**design/flow/config.mk**
```make
export PLATFORM = sky130hd
export DESIGN_NAME = ADDER_TREE
export DESIGN_NICKNAME = ADDER_TREE
export VERILOG_FILES = /design/flow/design.v
export SDC_FILE = /design/flow/constraint.sdc
export NUM_CORES = 4
export LEC_CHECK = 0
export CAP_MARGIN = 25
export CORE_MARGIN = 2
export CORE_UTILIZATION = 71
export CTS_CLUSTER_DIAMETER = 38
export CTS_CLUSTER_SIZE = 47
export GPL_TIMING_DRIVEN = 1
export MIN_ROUTING_LAYER = met1
export PLACE_DENSITY = 0.35
export SETUP_SLACK_MARGIN = -0.12
export SLEW_MARGIN = 20
```
**design/flow/design.v**
```verilog
 module ADDER_TREE#(parameter DATA_IN_WIDTH = 8,DATA_OUT_WIDTH = 16)
							(clk,rst_n,ena,data_in1,data_in2,data_out,done,	pipe
							);
 input clk,rst_n,ena;
 input [DATA_IN_WIDTH - 1:0] data_in1,data_in2;
 output [DATA_OUT_WIDTH:0] data_out;
 output done;
 reg signed done;
 reg signed [DATA_OUT_WIDTH:0] data_out;
output [6:0] pipe;
reg signed [6:0] pipe;
wire data_in2_b0,data_in2_b1,data_in2_b2,data_in2_b3,data_in2_b4,data_in2_b5,data_in2_b6,data_in2_b7;
wire [DATA_IN_WIDTH - 1:0] M_wire0,M_wire1,M_wire2,M_wire3,M_wire4,M_wire5,M_wire6,M_wire7;
reg signed  [DATA_IN_WIDTH - 1:0] M_reg0,M_reg1,M_reg2,M_reg3,M_reg4,M_reg5,M_reg6,M_reg7;
reg signed  [DATA_IN_WIDTH:0] M_reg_ls1_0,M_reg_ls1_1,M_reg_ls1_2,M_reg_ls1_3,M_reg_ls1_4,M_reg_ls1_5,M_reg_ls1_6,M_reg_ls1_7;
reg signed  [DATA_IN_WIDTH + 1:0] Adder_reg1_0,Adder_reg1_1,Adder_reg1_2,Adder_reg1_3;
reg signed  [DATA_IN_WIDTH + 3:0] Adder_reg1_ls2_0,Adder_reg1_ls2_1,Adder_reg1_ls2_2,Adder_reg1_ls2_3,Adder_reg2_0,Adder_reg2_1;
reg signed  [DATA_IN_WIDTH + DATA_IN_WIDTH - 1:0] Adder_reg2_ls4_0,Adder_reg2_ls4_1;
reg signed  [DATA_IN_WIDTH + DATA_IN_WIDTH - 1:0] Adder_reg3_1;
assign data_in2_b0 = data_in2[0];
assign data_in2_b1 = data_in2[1];
assign data_in2_b2 = data_in2[2];
assign data_in2_b3 = data_in2[3];
assign data_in2_b4 = data_in2[4];
assign data_in2_b5 = data_in2[5];
assign data_in2_b6 = data_in2[6];
assign data_in2_b7 = data_in2[7];
assign M_wire0 = data_in2_b0 ? data_in1 : 0;
assign M_wire1 = data_in2_b1 ? data_in1 : 0;
assign M_wire2 = data_in2_b2 ? data_in1 : 0;
assign M_wire3 = data_in2_b3 ? data_in1 : 0;
assign M_wire4 = data_in2_b4 ? data_in1 : 0;
assign M_wire5 = data_in2_b5 ? data_in1 : 0;
assign M_wire6 = data_in2_b6 ? data_in1 : 0;
assign M_wire7 = data_in2_b7 ? data_in1 : 0;
always @(posedge clk or negedge rst_n)
  begin
    if(!rst_n)
	   begin
		   M_reg0 <= 0;
			M_reg1 <= 0;
			M_reg2 <= 0;
			M_reg3 <= 0;
			M_reg4 <= 0;
			M_reg5 <= 0;
			M_reg6 <= 0;
			M_reg7 <= 0;
			pipe[0] <= 0;
		end
	 else
	   begin
		  if(ena)
		    begin
			   M_reg0 <= M_wire0;
				M_reg1 <= M_wire1;
				M_reg2 <= M_wire2;
				M_reg3 <= M_wire3;
				M_reg4 <= M_wire4;
				M_reg5 <= M_wire5;
				M_reg6 <= M_wire6;
				M_reg7 <= M_wire7;
				pipe[0] <= 1;
			 end
		end
  end
always @(posedge clk or negedge rst_n)
  begin
    if(!rst_n)
	   begin
		   M_reg_ls1_0 <= 0;
			M_reg_ls1_1 <= 0;
			M_reg_ls1_2 <= 0;
			M_reg_ls1_3 <= 0;
			M_reg_ls1_4 <= 0;
			M_reg_ls1_5 <= 0;
			M_reg_ls1_6 <= 0;
			M_reg_ls1_7 <= 0;
			pipe[1] <= 0;
		end
	 else
	   begin
		  if(pipe[0])
		    begin
			   M_reg_ls1_0 <= M_reg0;
				M_reg_ls1_1 <= {M_reg1[7:0],1'b0};
				M_reg_ls1_2 <= M_reg2;
				M_reg_ls1_3 <= {M_reg3[7:0],1'b0};
				M_reg_ls1_4 <= M_reg4;
				M_reg_ls1_5 <= {M_reg5[7:0],1'b0};
				M_reg_ls1_6 <= M_reg6;
				M_reg_ls1_7 <= {M_reg7[7:0],1'b0};
				pipe[1] <= 1;
			 end
		end
  end
always @(posedge clk or negedge rst_n)
  begin
    if(!rst_n)
	   begin
		   Adder_reg1_0 <= 0;
			Adder_reg1_1 <= 0;
			Adder_reg1_2 <= 0;
			Adder_reg1_3 <= 0;
			pipe[2] <= 0;
		end
	 else
	   begin
		  if(pipe[1])
		    begin
			   Adder_reg1_0 <= M_reg_ls1_0 + M_reg_ls1_1;
				Adder_reg1_1 <= M_reg_ls1_2 + M_reg_ls1_3;
				Adder_reg1_2 <= M_reg_ls1_4 + M_reg_ls1_5;
				Adder_reg1_3 <= M_reg_ls1_6 + M_reg_ls1_7;
				pipe[2] <= 1;
			 end
		end
  end
always @(posedge clk or negedge rst_n)
  begin
    if(!rst_n)
	   begin
		   Adder_reg1_ls2_0 <= 0;
			Adder_reg1_ls2_1 <= 0;
			Adder_reg1_ls2_2 <= 0;
			Adder_reg1_ls2_3 <= 0;
			pipe[3] <= 0;
		end
	 else
	   begin
		  if(pipe[2])
		    begin
			   Adder_reg1_ls2_0 <= Adder_reg1_0;
				Adder_reg1_ls2_1 <= {Adder_reg1_1[9:0],2'b0};
				Adder_reg1_ls2_2 <= Adder_reg1_2;
				Adder_reg1_ls2_3 <= {Adder_reg1_3[9:0],2'b0};
				pipe[3] <= 1;
			 end
		end
  end
 always @(posedge clk or negedge rst_n)
  begin
    if(!rst_n)
	   begin
		   Adder_reg2_0 <= 0;
			Adder_reg2_1 <= 0;
			pipe[4] <= 0;
		end
	 else
	   begin
		  if(pipe[3])
		    begin
			   Adder_reg2_0 <= Adder_reg1_ls2_0 + Adder_reg1_ls2_1;
				Adder_reg2_1 <= Adder_reg1_ls2_2 + Adder_reg1_ls2_3;
				pipe[4] <= 1;
			 end
		end
  end
  always @(posedge clk or negedge rst_n)
  begin
    if(!rst_n)
	   begin
		   Adder_reg2_ls4_0 <= 0;
		   Adder_reg2_ls4_1 <= 0;
			pipe[5] <= 0;
		end
	 else
	   begin
		  if(pipe[4])
		    begin
				Adder_reg2_ls4_0 <= Adder_reg2_0;
				Adder_reg2_ls4_1 <= {Adder_reg2_1[11:0],4'b0};
				pipe[5] <= 1;
			 end
		end
  end
 always @(posedge clk or negedge rst_n)
  begin
    if(!rst_n)
	   begin
		   Adder_reg3_1 <= 0;
			pipe[6] <= 0;
		end
	 else
	   begin
		  if(pipe[5])
		    begin
			   Adder_reg3_1 <= Adder_reg2_ls4_0 + Adder_reg2_ls4_1;
				pipe[6] <= 1;
			 end
		end
  end
always @(posedge clk or negedge rst_n)
  begin
    if(!rst_n)
	   begin
		  data_out <= 0;
		  done <= 0; 
		end
	 else
	   begin
		  if(pipe[6])
		    begin
			  data_out <= Adder_reg3_1;
			  done <= 1'b1;
			 end
		end
  end
 endmodule 
```
**design/flow/run.sh**
```bash
#!/bin/bash
# the make line also repeats each setting of config.mk as NAME=value (left out here)
make -C /OpenROAD-flow-scripts/flow DESIGN_CONFIG=/design/flow/config.mk WORK_HOME=/design/flow/orfs CLKGATE_MAP_FILE= finish
```
**design/flow/constraint.sdc**
```tcl
create_clock -name core_clock -period 1.78 [get_ports {clk}]
set_input_delay 0.3560 -clock core_clock [delete_from_list [all_inputs] [get_ports {clk}]]
set_output_delay 0.3560 -clock core_clock [all_outputs]
set_load 0.01 [all_outputs]
```
==> results of run 1 <==
## metrics by stage
stage               setup slack (ns)  utilization  cell area (um^2)  std cells
floorplan                     -0.173            -             13600       1124
global placement              -0.189        0.785             14700       1412
detailed placement            -0.248        0.785             14700       1412
CTS                           -0.239        0.858             16000       1483
global route                  -0.316        0.871             16300       1488
finish                        -0.253        0.871             16300       1488
## timing repair
item | CTS | global route
gates resized | 20 | 37
pin swaps | 18 | 22
hold buffers | 1 | 0
setup buffers | 5 | 5
endpoints found under the hold margin | 42 | 0
endpoints found under the setup margin | 16 | 28
## per-layer routing
| metal | GRT usage | wire length (um) | share of wire | vias to the layer above |
|---|---|---|---|---|
| met2 | 0.471 | 13900 | 0.50 | 198 |
| met1 | 0.374 | 12000 | 0.43 | 4438 |
| met3 | 0.0410 | 1140 | 0.041 | 60 |
| met4 | 0.0884 | 692 | 0.025 | 0 |
| met5 | 0 | 0 | 0 | - |
| li1 | - | - | - | 4157 |
## area by class of cell
class | instances | share of cell area
tap | 234 | 0.0180
timing repair buffer | 124 | 0.0718
multi-input combinational | 690 | 0.361
clock buffer | 44 | 0.0623
sequential | 296 | 0.455
inverter | 78 | 0.0180
clock inverter | 22 | 0.0138
==> flow_summary.yaml, run 1 <==
# physical design summary
power_and_ir_drop:
  power_switching_mw: 6.66
  power.internal_mw: 16.1
  power.density_nw_per_um2: 1400
  p_seq_frac: 0.397
  powerComb_mw: 6.33
  seq_cell_power_mw: 9.04
  ir_drop_mv: 0.974
  leakage_nw: 7.51
  p_comb_frac: 0.278
  power_leader: "registers"
  sw_frac_of_total: 0.292
  total_power_mw: 22.8
  pg_clk_mw: 7.42
  clkPwrFrac: 0.326
grt:
  grt_pass1_wl_um: 45000
  grt_overflow: 0
  grt_max_degree: 72
  gr-usage-all-layers: 0.277
  antenna_found_initial: 0
  grt_pass1_vias: 9149
routing:
  wl_um: 27700
  num_antenna_cells: 0
  avgRoutedWirePerCell_um: 18.6
  first_pass_iters: 5
  vias_per_cell: 5.95
  drc: 0
  num_vias: 8853
  postRouteAntennaNets: 0
  drt_iter0_markers: 446
finish:
  fin_nets: 1314
  syn_to_final_growth_pct: 20.5
  nFillCells: 890
  comb_area_um2: 5880
  flop_area_um2: 7410
floorplan:
  die_w_um: 142
  core_area_um2: 18700
  num_rows: 50
  die_height_um: 142
  ios: 44
  die_area_um2: 20200
  fp_util: 0.723
worst_setup_path:
  crit_end: "Adder_reg1_2[7]"
  crit_type: "register to register"
  crit_buf_inv: 0
  critPathSlowestCell: "dfrtp_1"
  end_kind: "register"
  path_max_fanout: 2
  regToRegStartpoint: "M_reg_ls1_4[1]"
  arrival_ns: 2.43
  path_delay_family: "AND-OR/OR-AND gates"
  cpPeakStageDelay_ns: 0.39
  crit_chain: "ha_2, fa_2, a21oi_2, o21ai_1, o21ai_1, or3b_1, a31o_2"
  r2r_cells: 7
  cp.depth: 7
  setup.worst_path.start: "M_reg_ls1_4[1]"
  reg2reg_slack_ns: -0.25
  required_ns: 2.17
  path_common_cell: "o21ai_1"
  regToRegEndpoint: "Adder_reg1_2[7]"
  crit_path_start_kind: "register"
outcome:
  so.violations: "setup timing"
  status: "finished with violations"
clocking:
  insertion_delay_ns: 0.52
  cts-root-buf: "clkbuf_16"
  cts.sinks: 296
  cts_tree: "built"
  numCtsBuffers: 37
  h-tree-depth: 2
  clock_path_buffers: 3
  clk_pin_slew_ns: 0.06
logic_synthesis:
  edf_count: 0
  synth-compound-area-share: 0.0994
  ys_top_cells_by_count: "296 x dfrtp_1, 187 x mux2_2, 99 x o21ai_0, 78 x inv_1, 67 x nand3_1"
  fp_nets: 1211
  ys_area_um2: 13500
  syn_area_um2: 13500
  ys_ff: 296
  avgSynthCellArea_um2: 12.0
  topCellsByArea: "dfrtp_1 55%, mux2_2 16%, ha_1 5.6%"
  synthAdderAreaFrac: 0.0668
  logic_family: "multiplexers"
  ys_async_sr_fraction: 1.00
  yosys.area_share.simple: 0.0685
  yosysTopAreaCell: "dfrtp_1"
  postSynthSeqShare: 0.548
  synthCells: 1124
  xor_share: 0.0207
  muxShareOfSynthArea: 0.157
  ys_warn_count: 1
  yosysTopAreaCellShare: 0.548
  ys_cells: 1124
  synth_top_flop_cell: "dfrtp_1"
  yosys.cell_count.top_type: "dfrtp_1"
  yosysUniqueCellTypes: 50
timing:
  fin_skew_ns: 0.0182
  setup_slack_ns: -0.253
  fmaxAchievable_mhz: 492
  hold_viol_final: 0
  min_period_ns: 2.03
  relSlewSlack: 0.638
  tns_ns: -2.57
  grt_setup_unrepaired: "true"
  tightest_slew_ns: 0.541
  setup_violations: 32
  period_used_share: 1.14
  slew_violations: 0
  hold_slack_ns: 0.369
placed_design:
  io_buffer_count: 43
  dp_hpwl_um: 17400
  gp_congestion: 0.792
worst_hold_path:
  hp-class: "input pin to async pin"
job:
  log.warning_count: 31
  maxCapViolations: 0
==> run 2: changes to the inputs <==
Settings changed: CAP_MARGIN 25 to 20, CORE_UTILIZATION 71 to 66, CTS_CLUSTER_DIAMETER 38 to not set, CTS_CLUSTER_SIZE 47 to not set, GPL_TIMING_DRIVEN 1 to not set, MIN_ROUTING_LAYER met1 to not set, PLACE_DENSITY 0.35 to not set, SETUP_SLACK_MARGIN -0.12 to not set.
Clock period 1.78 ns to 2.34 ns, I/O delays scaled along.
==> flow_summary.yaml, run 2 <==
# physical design summary
worst_setup_path:
  critPathSlowestCell: "fa_1"
  end_kind: "register"
  cpPeakStageDelay_ns: 0.41
  crit_buf_inv: 0
  r2r_cells: 7
  path_delay_family: "AND-OR/OR-AND gates"
  crit_chain: "ha_1, fa_1, a21oi_1, o21ai_1, o21ai_0, or3b_1, a31o_2"
  crit_path_start_kind: "register"
  arrival_ns: 2.62
  regToRegEndpoint: "Adder_reg1_1[7]"
  path_max_fanout: 3
  cp.depth: 7
  required_ns: 2.77
  regToRegStartpoint: "M_reg_ls1_2[1]"
  crit_type: "register to register"
  crit_end: "Adder_reg1_1[7]"
  reg2reg_slack_ns: 0.15
  setup.worst_path.start: "M_reg_ls1_2[1]"
clocking:
  cts.sinks: 296
  clock_path_buffers: 3
  cts-root-buf: "clkbuf_16"
  clk_pin_slew_ns: 0.06
  cts_tree: "built"
  numCtsBuffers: 30
  h-tree-depth: 1
  insertion_delay_ns: 0.54
logic_synthesis:
  synth_top_flop_cell: "dfrtp_1"
  logic_family: "multiplexers"
  muxShareOfSynthArea: 0.157
  fp_nets: 1211
  avgSynthCellArea_um2: 12.0
  yosys.cell_count.top_type: "dfrtp_1"
  yosysTopAreaCellShare: 0.548
  ys_async_sr_fraction: 1.00
  ys_ff: 296
  synthAdderAreaFrac: 0.0668
  ys_top_cells_by_count: "296 x dfrtp_1, 187 x mux2_2, 99 x o21ai_0, 78 x inv_1, 67 x nand3_1"
  edf_count: 0
  yosys.area_share.simple: 0.0685
  xor_share: 0.0207
  ys_warn_count: 1
  synthCells: 1124
  ys_area_um2: 13500
  yosysUniqueCellTypes: 50
  yosysTopAreaCell: "dfrtp_1"
  syn_area_um2: 13500
  topCellsByArea: "dfrtp_1 55%, mux2_2 16%, ha_1 5.6%"
  synth-compound-area-share: 0.0994
  postSynthSeqShare: 0.548
  ys_cells: 1124
floorplan:
  core_area_um2: 20200
  die_height_um: 147
  fp_util: 0.670
  ios: 44
  num_rows: 52
  die_w_um: 147
  die_area_um2: 21600
routing:
  drc: 0
  postRouteAntennaNets: 0
  num_antenna_cells: 0
  vias_per_cell: 5.71
  wl_um: 24200
  avgRoutedWirePerCell_um: 16.7
  num_vias: 8280
  first_pass_iters: 5
  drt_iter0_markers: 417
timing:
  relSlewSlack: 0.563
  period_used_share: 0.937
  grt_setup_unrepaired: "false"
  tns_ns: 0
  slew_violations: 0
  fmaxAchievable_mhz: 456
  tightest_slew_ns: 0.655
  hold_viol_final: 0
  fin_skew_ns: 0.00741
  setup_violations: 0
  min_period_ns: 2.19
power_and_ir_drop:
  power_leader: "registers"
  pg_clk_mw: 4.71
  ir_drop_mv: 0.657
  p_seq_frac: 0.440
  power_switching_mw: 4.38
  powerComb_mw: 3.94
  power.internal_mw: 11.1
  power.density_nw_per_um2: 1010
  total_power_mw: 15.4
  sw_frac_of_total: 0.284
  clkPwrFrac: 0.305
  p_comb_frac: 0.255
  seq_cell_power_mw: 6.79
  leakage_nw: 7.07
grt:
  grt_overflow: 0
  grt_pass1_vias: 8356
  grt_max_degree: 72
  grt_pass1_wl_um: 41600
  antenna_found_initial: 0
  gr-usage-all-layers: 0.232
worst_hold_path:
  hold_start: "ena"
  hp-class: "input pin to register"
  min_to: "M_reg7[2]"
  holdPathStages: 2
finish:
  fin_nets: 1242
  instances_no_fill: 1449
  syn_to_final_growth_pct: 12.9
job:
  maxCapViolations: 0
  log.warning_count: 28
placed_design:
  io_buffer_count: 43
  placed_cells: 1392
  dp_hpwl_um: 16400
  gp_congestion: 0.859
outcome:
  status: "timing/DRC/antenna clean"
run 2: through the flow:
stage / hold WS (ns) / setup slack (ns) / utilization / area [um^2]
floorplan: 0.172 / 0.273 / - / 13500
global placement: 0.450 / 0.198 / 0.706 / 14200
detailed placement: 0.445 / 0.125 / 0.706 / 14200
CTS: 0.434 / 0.116 / 0.757 / 15300
global route: 0.468 / 0.0111 / 0.757 / 15300
finish: 0.442 / 0.148 / 0.757 / 15300
run 2: area by class of cell:
class                           count  area [um^2]
Timing Repair Buffer               59          643
Inverter                           78          293
Sequential cell                   296         7410
Fill cell                        1350         4910
Clock buffer                       49          963
Clock inverter                      7         38.8
Tap cell                          270          338
Multi-Input combinational cell    690         5570
run 2: metal layers:
layer / vias to the layer above / track usage / part of all wire
li1: 3989 / - / -
met5: - / 0 / 0
met4: 0 / 0.0538 / 0.022
met2: 167 / 0.380 / 0.47
met3: 43 / 0.0320 / 0.038
met1: 4081 / 0.337 / 0.47
run 2: what timing repair did:
| item | 4_1_cts | 5_1_grt |
|---|---|---|
| setup buffers | 0 | 0 |
| gates resized | 0 | 2 |
| hold endpoints to repair | 55 | 0 |
| endpoints found under the setup margin | 0 | 2 |
| hold buffers | 1 | 0 |
==> run 3: changes to the inputs <==
Settings changed: CORE_MARGIN 2 to 7, CORE_UTILIZATION 66 to 40, CTS_CLUSTER_DIAMETER set to 243, SETUP_SLACK_MARGIN set to -0.08, TNS_END_PERCENT set to 90.
Clock period 2.34 ns to 4.37 ns, I/O delays scaled along.
==> flow_summary.yaml, run 3 <==
# physical design summary
worst_hold_path:
  hp-class: "input pin to async pin"
finish:
  stdcell_area_um2: 15300
  instances_no_fill: 1616
  flop_area_um2: 7410
  comb_area_um2: 5570
  nFillCells: 3115
  fin_nets: 1233
  syn_to_final_growth_pct: 13.5
placed_design:
  post-place-ws_ns: 1.76
  gp_congestion: 0.739
  dp_hpwl_um: 16800
  placed_cells: 1562
  place_area_um2: 14300
  io_buffer_count: 43
clocking:
  insertion_delay_ns: 0.57
  cts-root-buf: "clkbuf_16"
  cts_resized: 0
  cts_hold_buf: 0
  numCtsBuffers: 30
  cts.sinks: 296
  h-tree-depth: 1
  cts_tree: "built"
  clk_pin_slew_ns: 0.06
  post_cts_buffers: 0
  clock_path_buffers: 3
floorplan:
  die_area_um2: 39100
  fp_util: 0.405
  num_rows: 67
  die_height_um: 198
  die_w_um: 198
  ios: 44
  core_area_um2: 33400
worst_setup_path:
  path_max_fanout: 27
  crit_end: "pipe[4]"
  required_ns: 3.50
  crit_buf_inv: 1
  cp.depth: 1
  regToRegEndpoint: "Adder_reg1_1[7]"
  r2r_cells: 7
  crit_path_start_kind: "register"
  setup.worst_path.start: "pipe[4]"
  end_kind: "primary output"
  regToRegStartpoint: "M_reg_ls1_2[1]"
  critPathSlowestCell: "dfrtp_1"
  crit_type: "register to primary output"
  cpPeakStageDelay_ns: 1.01
  crit_chain: "clkdlybuf4s50_1"
  path_delay_family: "flip-flops"
  reg2reg_slack_ns: 2.13
  arrival_ns: 2.25
power_and_ir_drop:
  pg_clk_mw: 2.52
  powerComb_mw: 2.10
  ir_drop_mv: 0.335
  leakage_nw: 7.00
  seq_cell_power_mw: 3.64
  power_switching_mw: 2.36
  power.density_nw_per_um2: 538
  p_seq_frac: 0.441
  total_power_mw: 8.26
  clkPwrFrac: 0.305
  power.internal_mw: 5.90
  p_comb_frac: 0.254
  power_leader: "registers"
  sw_frac_of_total: 0.286
logic_synthesis:
  avgSynthCellArea_um2: 12.0
  syn_area_um2: 13500
  synthAdderAreaFrac: 0.0668
  postSynthSeqShare: 0.548
  ys_async_sr_fraction: 1.00
  xor_share: 0.0207
  synth-compound-area-share: 0.0994
  edf_count: 0
  yosys.area_share.simple: 0.0685
  yosysTopAreaCellShare: 0.548
  ys_cells: 1124
  yosys.cell_count.top_type: "dfrtp_1"
  yosysTopAreaCell: "dfrtp_1"
  fp_nets: 1211
  synth_top_flop_cell: "dfrtp_1"
  yosysUniqueCellTypes: 50
  ys_ff: 296
  ys_top_cells_by_count: "296 x dfrtp_1, 187 x mux2_2, 99 x o21ai_0, 78 x inv_1, 67 x nand3_1"
  synthCells: 1124
  logic_family: "multiplexers"
  ys_area_um2: 13500
  muxShareOfSynthArea: 0.157
  ys_warn_count: 1
  topCellsByArea: "dfrtp_1 55%, mux2_2 16%, ha_1 5.6%"
job:
  log.warning_count: 30
  maxCapViolations: 0
timing:
  setup_slack_ns: 1.25
  fin_skew_ns: 0.0419
  setup_violations: 0
  tns_ns: 0
  min_period_ns: 3.12
  tightest_slew_ns: 1.02
  relSlewSlack: 0.317
  period_used_share: 0.715
  fmaxAchievable_mhz: 320
  grt_setup_unrepaired: "false"
  slew_violations: 0
  hold_viol_final: 0
grt:
  gr-usage-all-layers: 0.129
  grt_max_degree: 130
  antenna_found_initial: 0
  grt_pass1_wl_um: 42600
  grt_overflow: 0
  grt_pass1_vias: 8057
routing:
  drt_iter0_markers: 353
  num_vias: 8072
  num_antenna_cells: 0
  avgRoutedWirePerCell_um: 15.5
  vias_per_cell: 5.00
  drc: 0
  first_pass_iters: 4
  wl_um: 25000
  postRouteAntennaNets: 0
outcome:
  status: "timing/DRC/antenna clean"
-- run 3: final cells by class --
type	count	share of cell area
tap	448	0.0365
clock inverter	12	0.00897
multi-input combinational	690	0.363
clock buffer	42	0.0558
timing repair buffer	50	0.0335
sequential	296	0.483
inverter	78	0.0191
-- run 3: through the flow --
stage / util / hold slack [ns]
finish: 0.460 / 0.377
global route: 0.460 / 0.408
CTS: 0.460 / 0.371
detailed placement: 0.430 / 0.451
global placement: 0.430 / 0.453
floorplan: - / 0.443
-- run 3: metal layers --
| layer | global-route usage | wire length, um |
|---|---|---|
| met3 | 0.0209 | 900 |
| met2 | 0.193 | 10700 |
| met5 | 0 | 0 |
| met4 | 0.0239 | 396 |
| met1 | 0.198 | 13000 |
==> run 4: changes to the inputs <==
Settings changed: ABC_AREA set to 1, CAP_MARGIN 20 to 0, CORE_MARGIN 7 to 2, CORE_UTILIZATION 40 to 72, CTS_CLUSTER_DIAMETER 243 to 191, PLACE_DENSITY set to 0.37, SETUP_SLACK_MARGIN -0.08 to 0.26, TNS_END_PERCENT 90 to 80.
Clock period 4.37 ns to 1.69 ns, I/O delays scaled along.
==> flow_summary.yaml, run 4 <==
# physical design summary
power_and_ir_drop:
  p_seq_frac: 0.372
  power.density_nw_per_um2: 1510
  p_comb_frac: 0.372
  seq_cell_power_mw: 9.79
  clkPwrFrac: 0.255
  power_switching_mw: 9.99
  total_power_mw: 26.3
  leakage_nw: 8.68
  ir_drop_mv: 0.941
  sw_frac_of_total: 0.380
  power.internal_mw: 16.3
  power_leader: "combinational cells"
  powerComb_mw: 9.80
  pg_clk_mw: 6.72
logic_synthesis:
  yosysTopAreaCell: "dfrtp_1"
  syn_area_um2: 13700
  xor_share: 0.00956
  postSynthSeqShare: 0.539
  yosys.cell_count.top_type: "nand2_1"
  yosysUniqueCellTypes: 27
  fp_nets: 1718
  yosys.area_share.simple: 0.226
  ys_ff: 296
  logic_family: "simple AND/OR/NAND/NOR gates"
  ys_cells: 1631
  ys_top_cells_by_count: "658 x nand2_1, 296 x dfrtp_1, 176 x inv_1, 138 x o21ai_0, 73 x nand3_1"
  topCellsByArea: "dfrtp_1 54%, nand2_1 18%, ha_1 5.6%"
  avgSynthCellArea_um2: 8.42
  synthAdderAreaFrac: 0.0658
  yosysTopAreaCellShare: 0.539
  edf_count: 0
  synth_top_flop_cell: "dfrtp_1"
  synth-compound-area-share: 0.0910
  muxShareOfSynthArea: 0
  ys_area_um2: 13700
  ys_async_sr_fraction: 1.00
  ys_warn_count: 1
  synthCells: 1631
grt:
  grt_pass1_wl_um: 56100
  grt_max_degree: 64
  antenna_found_initial: 4
  met2_usage: 0.605
  gr-usage-all-layers: 0.345
  top_usage_layer: "met2"
  gr-usage-met1: 0.440
  grt_pass1_vias: 11627
  grt_overflow: 0
  globalRouteMet3Util: 0.0448
floorplan:
  num_rows: 50
  core_area_um2: 18700
  fp_util: 0.734
  ios: 44
  die_height_um: 142
  die_w_um: 142
  die_area_um2: 20200
placed_design:
  post-place-ws_ns: 0.0359
  io_buffer_count: 43
  dp_hpwl_um: 19700
  gp_congestion: 0.909
routing:
  wl_um: 48900
  avgRoutedWirePerCell_um: 24.2
  drc: 0
  first_pass_iters: 10
  drt_iter0_markers: 2014
  num_vias: 13523
  vias_per_cell: 6.70
  postRouteAntennaNets: 0
timing:
  fmaxAchievable_mhz: 527
  hold_slack_ns: 0.173
  tns_ns: -2.00
  fin_skew_ns: 0.0264
  setup_slack_ns: -0.209
  tightest_slew_ns: 0.971
  period_used_share: 1.12
  hold_viol_final: 0
  slew_violations: 0
  relSlewSlack: 0.346
  min_period_ns: 1.90
  setup_violations: 21
  grt_setup_unrepaired: "true"
outcome:
  status: "finished with violations"
  so.violations: "setup timing"
worst_setup_path:
  arrival_ns: 2.40
  crit_buf_inv: 0
  required_ns: 2.19
  end_kind: "register"
  r2r_cells: 9
  crit_path_start_kind: "register"
  reg2reg_slack_ns: -0.21
  cp.depth: 9
  path_delay_family: "simple AND/OR/NAND/NOR gates"
  crit_type: "register to register"
  path_max_fanout: 2
  setup.worst_path.start: "Adder_reg2_ls4_1[4]"
  crit_chain: "ha_4, fa_2, nand2_4, nand3_4, nand3_4, nand2_2, nand2_1, nand3_2, nand2_2"
  regToRegEndpoint: "Adder_reg3_1[12]"
  critPathSlowestCell: "fa_2"
  cpPeakStageDelay_ns: 0.45
  regToRegStartpoint: "Adder_reg2_ls4_1[4]"
  crit_end: "Adder_reg3_1[12]"
worst_hold_path:
  min_to: "M_reg3[7]"
  holdPathStages: 3
  hold_start: "ena"
  hp-class: "input pin to register"
clocking:
  numCtsBuffers: 28
  insertion_delay_ns: 0.56
  h-tree-depth: 1
  clock_path_buffers: 3
  cts_tree: "built"
  cts.sinks: 296
  cts-root-buf: "clkbuf_16"
  clk_pin_slew_ns: 0.06
finish:
  syn_to_final_growth_pct: 27.0
  comb_area_um2: 6780
  nFillCells: 592
  flop_area_um2: 7420
  fin_nets: 1847
job:
  log.warning_count: 31
  maxCapViolations: 0
-- run 4: timing repair --
action	in CTS	in global routing
endpoints found under the setup margin	68	99
gates resized	186	192
pin swaps	37	72
setup buffers	41	45
endpoints found under the hold margin	36	0
hold buffers	1	0
-- run 4: through the flow --
| stage | std cells | area, um^2 | utilization |
|---|---|---|---|
| finish | 2017 | 17400 | 0.933 |
| global route | 2017 | 17400 | 0.933 |
| CTS | 1971 | 16300 | 0.871 |
| detailed placement | 1877 | 14600 | 0.780 |
| global placement | 1877 | 14600 | 0.780 |
| floorplan | 1631 | 13800 | - |
-- run 4: routing by layer --
metal	up-vias	part of all wire
li1	5424	-
met1	6367	0.33
met2	1262	0.48
met3	468	0.11
met4	2	0.085
met5	-	0.00027
-- run 4: cell type report --
| class | instances | area share |
|---|---|---|
| Sequential cell | 296 | 0.425 |
| Tap cell | 234 | 0.0168 |
| Antenna cell | 1 | 0.000143 |
| Clock buffer | 44 | 0.0477 |
| Inverter | 178 | 0.0388 |
| Clock inverter | 8 | 0.00710 |
| Timing Repair Buffer | 155 | 0.0759 |
| Multi-Input combinational cell | 1101 | 0.388 |
==> run 5: changes to the inputs <==
Settings changed: CAP_MARGIN 0 to 20, CTS_CLUSTER_SIZE set to 14, PLACE_DENSITY 0.37 to not set, PLACE_DENSITY_LB_ADDON set to 0.07, SETUP_SLACK_MARGIN 0.26 to 0.24.
==> flow_summary.yaml, run 5 <==
# physical design summary
outcome:
  status: "finished with violations"
  so.violations: "setup timing"
power_and_ir_drop:
  leakage_nw: 8.44
  power.internal_mw: 14.8
  powerComb_mw: 8.40
  power_leader: "registers"
  sw_frac_of_total: 0.362
  total_power_mw: 23.2
  pg_clk_mw: 5.15
  power_switching_mw: 8.38
  p_seq_frac: 0.415
  p_comb_frac: 0.363
  ir_drop_mv: 1.01
  seq_cell_power_mw: 9.62
  power.density_nw_per_um2: 1380
  clkPwrFrac: 0.222
placed_design:
  dp_hpwl_um: 19900
  place_area_um2: 14600
  io_buffer_count: 43
  post-place-ws_ns: 0.0291
  gp_congestion: 0.875
timing:
  relSlewSlack: 0.660
  fin_skew_ns: 0.0201
  grt_setup_unrepaired: "true"
  tns_ns: -0.387
  slew_violations: 0
  setup_violations: 10
  period_used_share: 1.05
  tightest_slew_ns: 0.510
  setup_slack_ns: -0.0864
  min_period_ns: 1.78
  hold_viol_final: 0
  fmaxAchievable_mhz: 563
grt:
  grt_overflow: 0
  grt_pass1_wl_um: 51700
  antenna_found_initial: 1
  grt_max_degree: 62
  gr-usage-all-layers: 0.315
  grt_pass1_vias: 11043
worst_setup_path:
  crit_chain: "ha_1, inv_1, o21ai_0, a21oi_1, nand3_1, nand3_1, nand2_1"
  regToRegEndpoint: "Adder_reg1_3[8]"
  arrival_ns: 2.19
  setup.worst_path.start: "M_reg_ls1_6[7]"
  path_common_cell: "nand3_1"
  crit_type: "register to register"
  path_delay_family: "flip-flops"
  regToRegStartpoint: "M_reg_ls1_6[7]"
  critPathSlowestCell: "dfrtp_1"
  cpPeakStageDelay_ns: 0.41
  r2r_cells: 7
  required_ns: 2.10
  path_max_fanout: 4
  cp.depth: 7
  end_kind: "register"
  crit_end: "Adder_reg1_3[8]"
  reg2reg_slack_ns: -0.09
  crit_path_start_kind: "register"
  crit_buf_inv: 1
finish:
  fin_nets: 1830
  syn_to_final_growth_pct: 22.5
  nFillCells: 767
  stdcell_area_um2: 16800
logic_synthesis:
  ys_async_sr_fraction: 1.00
  avgSynthCellArea_um2: 8.42
  ys_cells: 1631
  synth_top_flop_cell: "dfrtp_1"
  yosys.cell_count.top_type: "nand2_1"
  yosysUniqueCellTypes: 27
  edf_count: 0
  ys_ff: 296
  postSynthSeqShare: 0.539
  yosysTopAreaCell: "dfrtp_1"
  ys_top_cells_by_count: "658 x nand2_1, 296 x dfrtp_1, 176 x inv_1, 138 x o21ai_0, 73 x nand3_1"
  logic_family: "simple AND/OR/NAND/NOR gates"
  synthAdderAreaFrac: 0.0658
  synth-compound-area-share: 0.0910
  synthCells: 1631
  ys_warn_count: 1
  topCellsByArea: "dfrtp_1 54%, nand2_1 18%, ha_1 5.6%"
  ys_area_um2: 13700
  muxShareOfSynthArea: 0
  fp_nets: 1718
  yosys.area_share.simple: 0.226
  syn_area_um2: 13700
  xor_share: 0.00956
  yosysTopAreaCellShare: 0.539
routing:
  drt_iter0_markers: 1258
  wl_um: 37600
  avgRoutedWirePerCell_um: 19.0
  first_pass_iters: 7
  postRouteAntennaNets: 0
  vias_per_cell: 6.08
  num_vias: 12017
  num_antenna_cells: 0
  drc: 0
clocking:
  clk_pin_slew_ns: 0.07
  cts.sinks: 296
  clock_path_buffers: 3
  cts_tree: "built"
  cts-root-buf: "clkbuf_16"
  h-tree-depth: 1
  insertion_delay_ns: 0.54
  numCtsBuffers: 25
job:
  log.warning_count: 29
  maxCapViolations: 0
floorplan:
  die_area_um2: 20200
  die_height_um: 142
  ios: 44
  fp_util: 0.734
  num_rows: 50
  core_area_um2: 18700
  die_w_um: 142
worst_hold_path:
  min_to: "M_reg3[7]"
  hp-class: "input pin to register"
  hold_start: "ena"
  holdPathStages: 3
run 5: per-layer routing:
metal  up-vias  wire length (um)  part of all wire  GRT usage
met5         -                11           0.00029          0
met4         2              1780             0.047      0.109
met3       195              2360             0.063     0.0390
met2       653             19400              0.52      0.567
met1      5802             14100              0.37      0.397
li1       5365                 -                 -          -
run 5: repair_timing:
item                                   in CTS  in global routing
setup endpoints to repair                  62                101
pin swaps                                  26                 78
setup buffers                              34                 37
hold buffers                                1                  0
endpoints found under the hold margin      45                  0
gates resized                             160                172
run 5: cell type report:
type	instances	area (um^2)	area share
Clock buffer	25	626	0.0372
Clock inverter	2	25.0	0.00149
Inverter	178	672	0.0399
Multi-Input combinational cell	1101	6530	0.388
Sequential cell	296	7420	0.441
Tap cell	234	293	0.0174
Timing Repair Buffer	141	1270	0.0757
run 5: metrics by stage:
stage	util	instances	hold slack [ns]
2_1_floorplan	-	1631	0.0424
3_3_place_gp	0.783	1878	0.296
3_5_place_dp	0.783	1878	0.301
4_1_cts	0.846	1940	0.177
5_1_grt	0.900	1977	0.197
6_report	0.900	1977	0.182
==> run 6: changes to the inputs <==
Settings changed: CORE_UTILIZATION 72 to 71, CTS_CLUSTER_DIAMETER 191 to 395, CTS_CLUSTER_SIZE 14 to not set, PLACE_DENSITY_LB_ADDON 0.07 to not set, SETUP_SLACK_MARGIN 0.24 to not set, TNS_END_PERCENT 80 to not set.
Clock period 1.69 ns to 1.7 ns, I/O delays scaled along.
==> flow_summary.yaml, run 6 <==
# physical design summary
logic_synthesis:
  postSynthSeqShare: 0.539
  synthAdderAreaFrac: 0.0658
  yosys.cell_count.top_type: "nand2_1"
  ys_cells: 1631
  yosysUniqueCellTypes: 27
  fp_nets: 1718
  xor_share: 0.00956
  avgSynthCellArea_um2: 8.42
  synthCells: 1631
  synth-compound-area-share: 0.0910
  yosysTopAreaCell: "dfrtp_1"
  ys_warn_count: 1
  ys_ff: 296
  ys_area_um2: 13700
  ys_async_sr_fraction: 1.00
  syn_area_um2: 13700
  yosysTopAreaCellShare: 0.539
  edf_count: 0
  ys_top_cells_by_count: "658 x nand2_1, 296 x dfrtp_1, 176 x inv_1, 138 x o21ai_0, 73 x nand3_1"
  topCellsByArea: "dfrtp_1 54%, nand2_1 18%, ha_1 5.6%"
  yosys.area_share.simple: 0.226
  synth_top_flop_cell: "dfrtp_1"
  logic_family: "simple AND/OR/NAND/NOR gates"
  muxShareOfSynthArea: 0
worst_setup_path:
  r2r_cells: 12
  path_max_fanout: 3
  regToRegStartpoint: "M_reg_ls1_7[1]"
  arrival_ns: 2.17
  crit_type: "register to register"
  crit_buf_inv: 0
  reg2reg_slack_ns: -0.04
  crit_path_start_kind: "register"
  end_kind: "register"
  crit_end: "Adder_reg1_3[9]"
  crit_chain: "ha_2, fa_2, nand2_2, nand2_2, nand2_2, nand2_4, nand3_2, nand2_1, nand2_1, nand2_1, nand2_1, nand2_1"
  critPathSlowestCell: "dfrtp_1"
  cpPeakStageDelay_ns: 0.39
  required_ns: 2.13
  cp.depth: 12
  path_common_cell: "nand2_1"
  setup.worst_path.start: "M_reg_ls1_7[1]"
  path_delay_family: "simple AND/OR/NAND/NOR gates"
  regToRegEndpoint: "Adder_reg1_3[9]"
power_and_ir_drop:
  power.density_nw_per_um2: 1380
  power_leader: "registers"
  clkPwrFrac: 0.298
  powerComb_mw: 6.00
  seq_cell_power_mw: 9.36
  p_seq_frac: 0.428
  total_power_mw: 21.9
  power.internal_mw: 14.8
  p_comb_frac: 0.274
  sw_frac_of_total: 0.325
  power_switching_mw: 7.10
  pg_clk_mw: 6.51
  ir_drop_mv: 0.921
  leakage_nw: 8.22
grt:
  grt_pass1_wl_um: 51300
  grt_overflow: 0
  grt_max_degree: 57
  grt_pass1_vias: 10879
  antenna_found_initial: 0
  gr-usage-all-layers: 0.310
placed_design:
  gp_congestion: 0.878
  dp_hpwl_um: 20200
  io_buffer_count: 43
  place_area_um2: 14600
  post-place-ws_ns: -0.0710
clocking:
  h-tree-depth: 1
  insertion_delay_ns: 0.55
  cts.sinks: 296
  clock_path_buffers: 3
  clk_pin_slew_ns: 0.06
  numCtsBuffers: 29
  cts_tree: "built"
  cts-root-buf: "clkbuf_16"
timing:
  setup_violations: 3
  hold_viol_final: 0
  hold_slack_ns: 0.227
  setup_slack_ns: -0.0396
  grt_setup_unrepaired: "true"
  fmaxAchievable_mhz: 575
  fin_skew_ns: 0.0134
  slew_violations: 0
  min_period_ns: 1.74
  tightest_slew_ns: 0.517
  tns_ns: -0.0592
  relSlewSlack: 0.656
  period_used_share: 1.02
routing:
  postRouteAntennaNets: 0
  drc: 0
  avgRoutedWirePerCell_um: 15.9
  vias_per_cell: 5.62
  drt_iter0_markers: 802
  num_antenna_cells: 0
  first_pass_iters: 8
  num_vias: 11129
  wl_um: 31600
floorplan:
  fp_util: 0.729
  die_height_um: 143
  core_area_um2: 18800
  die_w_um: 143
  num_rows: 50
  ios: 44
  die_area_um2: 20500
worst_hold_path:
  hp-class: "input pin to register"
  min_to: "M_reg3[7]"
  holdPathStages: 3
  hold_start: "ena"
finish:
  syn_to_final_growth_pct: 15.6
  nFillCells: 1088
  fin_nets: 1787
  stdcell_area_um2: 15900
outcome:
  status: "finished with violations"
  so.violations: "setup timing"
job:
  log.warning_count: 29
  maxCapViolations: 0
-- run 6: metrics by stage --
stage,std cells,utilization
after floorplan,1631,-
after CTS,1969,0.829
after global placement,1916,0.777
final,1980,0.843
after global routing,1980,0.843
after detailed placement,1916,0.777
-- run 6: metal layers --
metal  vias up  part of all wire  track usage
li1       5304                 -            -
met1      5382              0.41        0.392
met2       363              0.52        0.565
met3        80             0.044       0.0332
met4         0             0.031       0.0933
met5         -                 0            0
-- run 6: cell type report --
class | instances | area [um^2] | share of cell area
Sequential cell | 296 | 7410 | 0.467
Clock buffer | 37 | 816 | 0.0514
Tap cell | 260 | 325 | 0.0205
Multi-Input combinational cell | 1101 | 5610 | 0.353
Inverter | 178 | 668 | 0.0421
Clock inverter | 14 | 156 | 0.00985
Timing Repair Buffer | 94 | 897 | 0.0565
-- run 6: timing repair --
| item | in CTS | in global routing |
|---|---|---|
| hold buffers | 1 | 0 |
| buffers inserted | 1 | 11 |
| endpoints found under the hold margin | 45 | 0 |
| gates resized | 37 | 52 |
| pin swaps | 0 | 11 |
| gates cloned | 0 | 0 |
| endpoints found under the setup margin | 35 | 23 |
==> run 7: changes to the inputs <==
Settings changed: ABC_AREA 1 to not set, CORE_UTILIZATION 71 to 61, CTS_CLUSTER_DIAMETER 395 to not set, CTS_CLUSTER_SIZE set to 15, SETUP_SLACK_MARGIN set to 0.5.
Clock period 1.7 ns to 1.92 ns, I/O delays scaled along.
==> flow_summary.yaml, run 7 <==
# physical design summary
logic_synthesis:
  yosys.cell_count.top_type: "dfrtp_1"
  synthCells: 1124
  ys_async_sr_fraction: 1.00
  avgSynthCellArea_um2: 12.0
  logic_family: "multiplexers"
  fp_nets: 1211
  ys_warn_count: 1
  yosysTopAreaCell: "dfrtp_1"
  yosys.area_share.simple: 0.0685
  topCellsByArea: "dfrtp_1 55%, mux2_2 16%, ha_1 5.6%"
  xor_share: 0.0207
  synthAdderAreaFrac: 0.0668
  ys_ff: 296
  synth-compound-area-share: 0.0994
  ys_area_um2: 13500
  edf_count: 0
  syn_area_um2: 13500
  yosysUniqueCellTypes: 50
  synth_top_flop_cell: "dfrtp_1"
  postSynthSeqShare: 0.548
  muxShareOfSynthArea: 0.157
  ys_top_cells_by_count: "296 x dfrtp_1, 187 x mux2_2, 99 x o21ai_0, 78 x inv_1, 67 x nand3_1"
  ys_cells: 1124
  yosysTopAreaCellShare: 0.548
worst_setup_path:
  crit_end: "Adder_reg1_3[7]"
  arrival_ns: 2.49
  regToRegEndpoint: "Adder_reg1_3[7]"
  required_ns: 2.36
  crit_type: "register to register"
  cpPeakStageDelay_ns: 0.39
  cp.depth: 7
  regToRegStartpoint: "M_reg_ls1_7[1]"
  critPathSlowestCell: "dfrtp_1"
  end_kind: "register"
  crit_buf_inv: 0
  r2r_cells: 7
  setup.worst_path.start: "M_reg_ls1_7[1]"
  crit_path_start_kind: "register"
  reg2reg_slack_ns: -0.12
  crit_chain: "ha_2, fa_2, a21oi_2, o21ai_2, o21ai_1, or3b_1, a31o_2"
  path_max_fanout: 2
  path_delay_family: "AND-OR/OR-AND gates"
timing:
  tightest_slew_ns: 0.542
  fin_skew_ns: 0.0217
  grt_setup_unrepaired: "true"
  period_used_share: 1.06
  setup_slack_ns: -0.122
  slew_violations: 0
  fmaxAchievable_mhz: 490
  min_period_ns: 2.04
  relSlewSlack: 0.639
  hold_viol_final: 0
  tns_ns: -0.479
  setup_violations: 11
placed_design:
  io_buffer_count: 43
  place_area_um2: 14700
  dp_hpwl_um: 16900
  gp_congestion: 0.799
floorplan:
  die_height_um: 153
  fp_util: 0.620
  die_w_um: 153
  core_area_um2: 21800
  num_rows: 54
  ios: 44
  die_area_um2: 23400
power_and_ir_drop:
  p_comb_frac: 0.306
  sw_frac_of_total: 0.293
  power_switching_mw: 6.06
  seq_cell_power_mw: 8.42
  leakage_nw: 7.65
  p_seq_frac: 0.406
  ir_drop_mv: 0.849
  pg_clk_mw: 5.95
  clkPwrFrac: 0.287
  total_power_mw: 20.7
  power_leader: "registers"
  power.internal_mw: 14.7
  powerComb_mw: 6.35
  power.density_nw_per_um2: 1230
outcome:
  so.violations: "setup timing"
  status: "finished with violations"
clocking:
  insertion_delay_ns: 0.55
  cts.sinks: 296
  cts_tree: "built"
  clk_pin_slew_ns: 0.06
  cts-root-buf: "clkbuf_16"
  h-tree-depth: 1
  clock_path_buffers: 3
  numCtsBuffers: 31
grt:
  gr-usage-all-layers: 0.235
  grt_pass1_vias: 8955
  grt_max_degree: 67
  grt_pass1_wl_um: 45700
  antenna_found_initial: 0
  grt_overflow: 0
routing:
  first_pass_iters: 6
  vias_per_cell: 5.63
  drt_iter0_markers: 485
  wl_um: 27400
  num_vias: 8636
  postRouteAntennaNets: 0
  avgRoutedWirePerCell_um: 17.9
  drc: 0
  num_antenna_cells: 0
finish:
  stdcell_area_um2: 16900
  fin_nets: 1319
  syn_to_final_growth_pct: 25.0
worst_hold_path:
  hp-class: "input pin to async pin"
job:
  maxCapViolations: 0
  log.warning_count: 31
## run 7: area by class of cell
type                            count  area, um^2
Sequential cell                   296        7410
Multi-Input combinational cell    690        6600
Fill cell                        1352        4920
Timing Repair Buffer              134        1210
Clock buffer                       48         940
Tap cell                          280         350
Inverter                           78         297
Clock inverter                      7        90.1
Timing Repair inverter              1        7.51
## run 7: metrics by stage
stage | utilization | hold slack (ns) | worst slack [ns] | std cells
floorplan | - | 0.0884 | -0.0306 | 1124
global placement | 0.673 | 0.306 | -0.0614 | 1423
detailed placement | 0.673 | 0.307 | -0.100 | 1423
CTS | 0.751 | 0.318 | -0.0784 | 1513
global route | 0.775 | 0.353 | -0.231 | 1534
finish | 0.775 | 0.330 | -0.122 | 1534
## run 7: metal layers
metal,vias to the layer above,GRT usage,part of all wire
li1,4160,-,-
met1,4283,0.344,0.46
met2,158,0.382,0.48
met3,35,0.0318,0.035
met4,0,0.0547,0.015
met5,-,0,0
## run 7: repair_timing
| action | in CTS | in global routing |
|---|---|---|
| hold endpoints to repair | 37 | 0 |
| pin swaps | 80 | 61 |
| cloned | 0 | 1 |
| buffers inserted | 34 | 20 |
| hold buffers | 1 | 0 |
| resized | 193 | 69 |
| setup endpoints to repair | 78 | 84 |
==> run 8: changes to the inputs <==
Settings changed: CAP_MARGIN 20 to 25, CORE_UTILIZATION 61 to 72, CTS_CLUSTER_DIAMETER set to 38, CTS_CLUSTER_SIZE 15 to 47, GPL_TIMING_DRIVEN set to 1, MIN_ROUTING_LAYER set to met1, PLACE_DENSITY_LB_ADDON set to 0.07, SETUP_SLACK_MARGIN 0.5 to 0.6.
Clock period 1.92 ns to 2.05 ns, I/O delays scaled along.
==> flow_summary.yaml, run 8 <==
# physical design summary
outcome:
  status: "finished with violations"
  so.violations: "setup timing"
worst_setup_path:
  arrival_ns: 2.81
  crit_chain: "ha_2, fa_2, a21oi_4, o21ai_2, o21ai_1, or3b_1, a31o_2"
  critPathSlowestCell: "or3b_1"
  cp.depth: 7
  path_max_fanout: 2
  end_kind: "register"
  crit_type: "register to register"
  regToRegStartpoint: "M_reg_ls1_2[1]"
  regToRegEndpoint: "Adder_reg1_1[7]"
  path_delay_family: "AND-OR/OR-AND gates"
  reg2reg_slack_ns: -0.34
  required_ns: 2.47
  crit_end: "Adder_reg1_1[7]"
  setup.worst_path.start: "M_reg_ls1_2[1]"
  crit_buf_inv: 0
  cpPeakStageDelay_ns: 0.44
  r2r_cells: 7
  crit_path_start_kind: "register"
placed_design:
  io_buffer_count: 43
  gp_congestion: 0.806
  dp_hpwl_um: 17700
routing:
  num_vias: 11049
  wl_um: 48300
  vias_per_cell: 7.30
  drc: 0
  postRouteAntennaNets: 0
  drt_iter0_markers: 1437
  avgRoutedWirePerCell_um: 31.9
  first_pass_iters: 7
power_and_ir_drop:
  p_comb_frac: 0.320
  seq_cell_power_mw: 8.17
  powerComb_mw: 7.41
  pg_clk_mw: 7.57
  leakage_nw: 7.92
  p_seq_frac: 0.353
  power.density_nw_per_um2: 1320
  clkPwrFrac: 0.327
  power.internal_mw: 15.3
  power_switching_mw: 7.85
  sw_frac_of_total: 0.339
  ir_drop_mv: 0.877
  power_leader: "registers"
  total_power_mw: 23.1
logic_synthesis:
  topCellsByArea: "dfrtp_1 55%, mux2_2 16%, ha_1 5.6%"
  synthCells: 1124
  yosysTopAreaCellShare: 0.548
  yosysUniqueCellTypes: 50
  ys_area_um2: 13500
  syn_area_um2: 13500
  synthAdderAreaFrac: 0.0668
  ys_async_sr_fraction: 1.00
  ys_warn_count: 1
  yosys.cell_count.top_type: "dfrtp_1"
  yosys.area_share.simple: 0.0685
  edf_count: 0
  yosysTopAreaCell: "dfrtp_1"
  ys_cells: 1124
  postSynthSeqShare: 0.548
  fp_nets: 1211
  xor_share: 0.0207
  ys_top_cells_by_count: "296 x dfrtp_1, 187 x mux2_2, 99 x o21ai_0, 78 x inv_1, 67 x nand3_1"
  logic_family: "multiplexers"
  ys_ff: 296
  synth-compound-area-share: 0.0994
  avgSynthCellArea_um2: 12.0
  synth_top_flop_cell: "dfrtp_1"
  muxShareOfSynthArea: 0.157
clocking:
  clock_path_buffers: 3
  numCtsBuffers: 38
  cts_tree: "built"
  cts.sinks: 296
  h-tree-depth: 2
  clk_pin_slew_ns: 0.07
  cts-root-buf: "clkbuf_16"
  insertion_delay_ns: 0.54
timing:
  fmaxAchievable_mhz: 418
  relSlewSlack: 0.361
  fin_skew_ns: 0.0223
  setup_slack_ns: -0.343
  grt_setup_unrepaired: "true"
  tightest_slew_ns: 0.949
  slew_violations: 0
  hold_viol_final: 0
  tns_ns: -1.35
  period_used_share: 1.17
  min_period_ns: 2.39
  setup_violations: 15
grt:
  gr-usage-all-layers: 0.388
  grt_overflow: 0
  grt_pass1_wl_um: 59600
  grt_max_degree: 68
  grt_pass1_vias: 10728
  antenna_found_initial: 2
floorplan:
  ios: 44
  die_w_um: 141
  die_area_um2: 19900
  core_area_um2: 18600
  fp_util: 0.728
  num_rows: 50
  die_height_um: 141
finish:
  nFillCells: 489
  fin_nets: 1336
  syn_to_final_growth_pct: 29.3
  comb_area_um2: 6760
  flop_area_um2: 7420
worst_hold_path:
  hp-class: "input pin to async pin"
job:
  log.warning_count: 29
  maxCapViolations: 0
## run 8: final cells by class
cell class	instances	area share
antenna	1	0.000143
multi-input combinational	690	0.387
clock buffer	50	0.0635
sequential	296	0.424
tap	234	0.0168
timing repair inverter	1	0.000286
clock inverter	20	0.0161
inverter	78	0.0171
timing repair buffer	144	0.0747
## run 8: routing by layer
| layer | GRT usage | routed length [um] |
|---|---|---|
| met1 | 0.461 | 15700 |
| met2 | 0.687 | 23000 |
| met3 | 0.0622 | 4990 |
| met4 | 0.201 | 4600 |
| met5 | 0 | 13 |
## run 8: metrics by stage
step / utilization / worst slack (ns) / hold WS [ns] / std cells / cell area (um^2)
floorplan: - / 0.0994 / 0.114 / 1124 / 13800
global placement: 0.784 / 0.0543 / 0.343 / 1366 / 14600
global route: 0.940 / -0.469 / 0.410 / 1513 / 17500
CTS: 0.907 / -0.0240 / 0.406 / 1483 / 16900
detailed placement: 0.784 / -0.0381 / 0.344 / 1366 / 14600
finish: 0.941 / -0.343 / 0.374 / 1514 / 17500
## run 8: timing repair
| action | CTS | global route |
|---|---|---|
| cloned | 0 | 1 |
| buffers inserted | 46 | 29 |
| hold buffers | 1 | 0 |
| hold endpoints to repair | 37 | 0 |
| setup endpoints to repair | 76 | 82 |
| pin swaps | 88 | 65 |
| resized | 217 | 79 |
==> run 9: changes to the inputs <==
Settings changed: CAP_MARGIN 25 to 10, CELL_PAD_IN_SITES_GLOBAL_PLACEMENT set to 1, CORE_UTILIZATION 72 to 55, CTS_CLUSTER_DIAMETER 38 to not set, CTS_CLUSTER_SIZE 47 to not set, GPL_ROUTABILITY_DRIVEN set to 1, MIN_ROUTING_LAYER met1 to not set, PLACE_DENSITY set to 0.9, PLACE_DENSITY_LB_ADDON 0.07 to not set, SETUP_SLACK_MARGIN 0.6 to 0.79.
Clock period 2.05 ns to 5.44 ns, I/O delays scaled along.
==> flow_summary.yaml, run 9 <==
# physical design summary
logic_synthesis:
  ys_warn_count: 1
  yosysTopAreaCellShare: 0.548
  synth_top_flop_cell: "dfrtp_1"
  yosysUniqueCellTypes: 50
  edf_count: 0
  ys_async_sr_fraction: 1.00
  yosys.area_share.simple: 0.0685
  topCellsByArea: "dfrtp_1 55%, mux2_2 16%, ha_1 5.6%"
  synth-compound-area-share: 0.0994
  yosysTopAreaCell: "dfrtp_1"
  xor_share: 0.0207
  fp_nets: 1211
  synthAdderAreaFrac: 0.0668
  postSynthSeqShare: 0.548
  ys_top_cells_by_count: "296 x dfrtp_1, 187 x mux2_2, 99 x o21ai_0, 78 x inv_1, 67 x nand3_1"
  ys_cells: 1124
  avgSynthCellArea_um2: 12.0
  ys_area_um2: 13500
  logic_family: "multiplexers"
  syn_area_um2: 13500
  muxShareOfSynthArea: 0.157
  ys_ff: 296
  synthCells: 1124
  yosys.cell_count.top_type: "dfrtp_1"
power_and_ir_drop:
  leakage_nw: 7.00
  power.internal_mw: 4.79
  seq_cell_power_mw: 2.93
  sw_frac_of_total: 0.286
  powerComb_mw: 1.69
  power.density_nw_per_um2: 442
  power_leader: "registers"
  pg_clk_mw: 2.10
  ir_drop_mv: 0.297
  p_comb_frac: 0.251
  clkPwrFrac: 0.313
  p_seq_frac: 0.436
  power_switching_mw: 1.92
worst_setup_path:
  crit_path_start_kind: "register"
  crit_chain: "clkdlybuf4s50_1"
  arrival_ns: 2.31
  critPathSlowestCell: "dfrtp_2"
  cp.depth: 1
  crit_buf_inv: 1
  regToRegStartpoint: "M_reg_ls1_2[1]"
  setup.worst_path.start: "pipe[1]"
  crit_end: "pipe[1]"
  path_delay_family: "flip-flops"
  reg2reg_slack_ns: 3.12
  r2r_cells: 7
  cpPeakStageDelay_ns: 1.03
  path_max_fanout: 58
  required_ns: 4.35
  end_kind: "primary output"
  crit_type: "register to primary output"
  regToRegEndpoint: "Adder_reg1_1[7]"
routing:
  drc: 0
  drt_iter0_markers: 501
  vias_per_cell: 5.52
  num_antenna_cells: 0
  wl_um: 24000
  postRouteAntennaNets: 0
  num_vias: 8233
  avgRoutedWirePerCell_um: 16.1
  first_pass_iters: 5
worst_hold_path:
  holdPathStages: 1
  hold_start: "done"
  hp-class: "register to register"
  min_to: "done"
timing:
  setup_violations: 0
  tns_ns: 0
  tightest_slew_ns: 1.05
  grt_setup_unrepaired: "false"
  period_used_share: 0.625
  fin_skew_ns: 0.0123
  hold_viol_final: 0
  min_period_ns: 3.40
  slew_violations: 0
  setup_slack_ns: 2.04
  relSlewSlack: 0.302
  fmaxAchievable_mhz: 294
floorplan:
  ios: 44
  die_height_um: 161
  die_w_um: 161
  die_area_um2: 25900
  num_rows: 57
  core_area_um2: 24200
  fp_util: 0.558
clocking:
  cts_resized: 0
  cts_hold_buf: 0
  cts-root-buf: "clkbuf_16"
  cts_tree: "built"
  insertion_delay_ns: 0.56
  clock_path_buffers: 3
  post_cts_buffers: 0
  h-tree-depth: 1
  cts.sinks: 296
  clk_pin_slew_ns: 0.06
  numCtsBuffers: 31
grt:
  grt_pass1_vias: 8316
  grt_overflow: 0
  grt_pass1_wl_um: 41800
  grt_max_degree: 130
  antenna_found_initial: 0
  gr-usage-all-layers: 0.194
finish:
  flop_area_um2: 7410
  comb_area_um2: 5570
  fin_nets: 1230
  nFillCells: 1950
  syn_to_final_growth_pct: 12.4
  stdcell_area_um2: 15200
placed_design:
  post-place-ws_ns: 2.62
  io_buffer_count: 43
  place_area_um2: 14200
  gp_congestion: 0.760
  dp_hpwl_um: 16000
job:
  log.warning_count: 32
  maxCapViolations: 0
outcome:
  status: "timing/DRC/antenna clean"
==> run 9: per-stage QoR <==
step | hold WS, ns | total power, mW | util | instances
after detailed placement | 0.461 | 4.65 | 0.584 | 1434
after CTS | 0.472 | 6.78 | 0.627 | 1492
after floorplan | 0.443 | 4.16 | - | 1124
after global routing | 0.495 | 7.13 | 0.627 | 1492
after global placement | 0.454 | 4.57 | 0.584 | 1434
final | 0.468 | 6.71 | 0.627 | 1492
==> run 9: routing by layer <==
layer | vias up | track usage | part of all wire
met4 | 0 | 0.0463 | 0.024
met5 | - | 0 | 0
met1 | 4055 | 0.284 | 0.48
met2 | 145 | 0.311 | 0.46
met3 | 47 | 0.0258 | 0.035
li1 | 3986 | - | -
==> run 9: final cells by class <==
cell class                 instances  share of cell area
timing repair buffer              46              0.0316
clock inverter                    13             0.00914
tap                              324              0.0267
clock buffer                      45              0.0591
sequential                       296               0.488
inverter                          78              0.0193
multi-input combinational        690               0.367
==> run 10: changes to the inputs <==
Settings changed: CAP_MARGIN 10 to 20, CELL_PAD_IN_SITES_GLOBAL_PLACEMENT 1 to not set, CORE_UTILIZATION 55 to 40, GPL_ROUTABILITY_DRIVEN 1 to not set, GPL_TIMING_DRIVEN 1 to not set, PLACE_DENSITY 0.9 to not set, SETUP_SLACK_MARGIN 0.79 to not set.
Clock period 5.44 ns to 3.02 ns, I/O delays scaled along.
==> flow_summary.yaml, run 10 <==
# physical design summary
outcome:
  status: "timing/DRC/antenna clean"
grt:
  grt_pass1_wl_um: 43100
  grt_max_degree: 76
  gr-usage-met1: 0.224
  top_usage_layer: "met1"
  met2_usage: 0.219
  gr-usage-all-layers: 0.146
  globalRouteMet3Util: 0.0202
  grt_overflow: 0
  grt_pass1_vias: 8096
  antenna_found_initial: 0
routing:
  drt_iter0_markers: 321
  drc: 0
  postRouteAntennaNets: 0
  num_vias: 8126
  avgRoutedWirePerCell_um: 15.4
  first_pass_iters: 4
  vias_per_cell: 4.99
  wl_um: 25000
  num_antenna_cells: 0
clocking:
  insertion_delay_ns: 0.57
  numCtsBuffers: 31
  cts-root-buf: "clkbuf_16"
  cts.sinks: 296
  h-tree-depth: 1
  clock_path_buffers: 3
  clk_pin_slew_ns: 0.06
  cts_tree: "built"
  cts_resized: 0
worst_setup_path:
  regToRegEndpoint: "Adder_reg1_2[7]"
  regToRegStartpoint: "M_reg_ls1_4[1]"
  end_kind: "primary output"
  cp.depth: 1
  crit_buf_inv: 1
  r2r_cells: 7
  crit_chain: "clkdlybuf4s50_1"
  crit_type: "register to primary output"
  cpPeakStageDelay_ns: 0.61
  crit_end: "pipe[3]"
  crit_path_start_kind: "register"
  path_max_fanout: 8
  reg2reg_slack_ns: 0.75
  required_ns: 2.42
  arrival_ns: 1.73
  critPathSlowestCell: "clkdlybuf4s50_1"
  setup.worst_path.start: "pipe[3]"
  path_delay_family: "buffers and inverters"
power_and_ir_drop:
  seq_cell_power_mw: 5.26
  p_seq_frac: 0.443
  power_leader: "registers"
  ir_drop_mv: 0.538
  power.internal_mw: 8.44
  power.density_nw_per_um2: 771
  pg_clk_mw: 3.58
  power_switching_mw: 3.44
  sw_frac_of_total: 0.289
  clkPwrFrac: 0.302
  p_comb_frac: 0.255
  leakage_nw: 7.02
  powerComb_mw: 3.03
logic_synthesis:
  yosysTopAreaCell: "dfrtp_1"
  synth_top_flop_cell: "dfrtp_1"
  xor_share: 0.0207
  yosysUniqueCellTypes: 50
  synth-compound-area-share: 0.0994
  ys_cells: 1124
  fp_nets: 1211
  ys_ff: 296
  yosysTopAreaCellShare: 0.548
  edf_count: 0
  ys_warn_count: 1
  avgSynthCellArea_um2: 12.0
  postSynthSeqShare: 0.548
  synthAdderAreaFrac: 0.0668
  synthCells: 1124
  ys_area_um2: 13500
  yosys.cell_count.top_type: "dfrtp_1"
  syn_area_um2: 13500
  ys_async_sr_fraction: 1.00
  logic_family: "multiplexers"
  yosys.area_share.simple: 0.0685
  topCellsByArea: "dfrtp_1 55%, mux2_2 16%, ha_1 5.6%"
  muxShareOfSynthArea: 0.157
  ys_top_cells_by_count: "296 x dfrtp_1, 187 x mux2_2, 99 x o21ai_0, 78 x inv_1, 67 x nand3_1"
timing:
  grt_setup_unrepaired: "false"
  slew_violations: 0
  setup_slack_ns: 0.683
  period_used_share: 0.774
  min_period_ns: 2.34
  hold_viol_final: 0
  hold_slack_ns: 0.463
  setup_violations: 0
  fmaxAchievable_mhz: 428
  relSlewSlack: 0.378
  fin_skew_ns: 0.0101
  tightest_slew_ns: 0.933
  tns_ns: 0
floorplan:
  num_rows: 67
  die_height_um: 188
  ios: 44
  core_area_um2: 33400
  fp_util: 0.404
  die_w_um: 188
  die_area_um2: 35300
finish:
  nFillCells: 3048
  instances_no_fill: 1627
  syn_to_final_growth_pct: 13.9
  fin_nets: 1242
job:
  log.warning_count: 26
  maxCapViolations: 0
placed_design:
  post-place-ws_ns: 0.800
  io_buffer_count: 43
  gp_congestion: 0.763
  dp_hpwl_um: 16900
  placed_cells: 1569
worst_hold_path:
  hold_start: "done"
  holdPathStages: 1
  min_to: "done"
  hp-class: "register to register"
run 10: layout make-up:
type                            instances  area (um^2)  area share
Clock buffer                           48          900      0.0584
Clock inverter                          9         66.3     0.00431
Inverter                               78          293      0.0190
Timing Repair Buffer                   58          598      0.0388
Sequential cell                       296         7410       0.481
Tap cell                              448          561      0.0364
Multi-Input combinational cell        690         5570       0.362
run 10: metrics by stage:
stage | util | area [um^2] | power, mW
2_1_floorplan | - | 13500 | 7.49
3_3_place_gp | 0.431 | 14400 | 8.31
3_5_place_dp | 0.431 | 14400 | 8.40
4_1_cts | 0.460 | 15400 | 12.1
5_1_grt | 0.460 | 15400 | 12.7
6_report | 0.460 | 15400 | 11.9
run 10: timing repair:
action,in CTS,in global routing
hold buffers,1,0
hold endpoints to repair,49,0
buffers inserted,0,0
run 10: routing by layer:
layer / up-vias / wire length (um)
li1: 4015 / -
met1: 3958 / 13100
met2: 114 / 10500
met3: 39 / 749
met4: 0 / 602
met5: - / 0
Power and IR drop assume default switching activity.
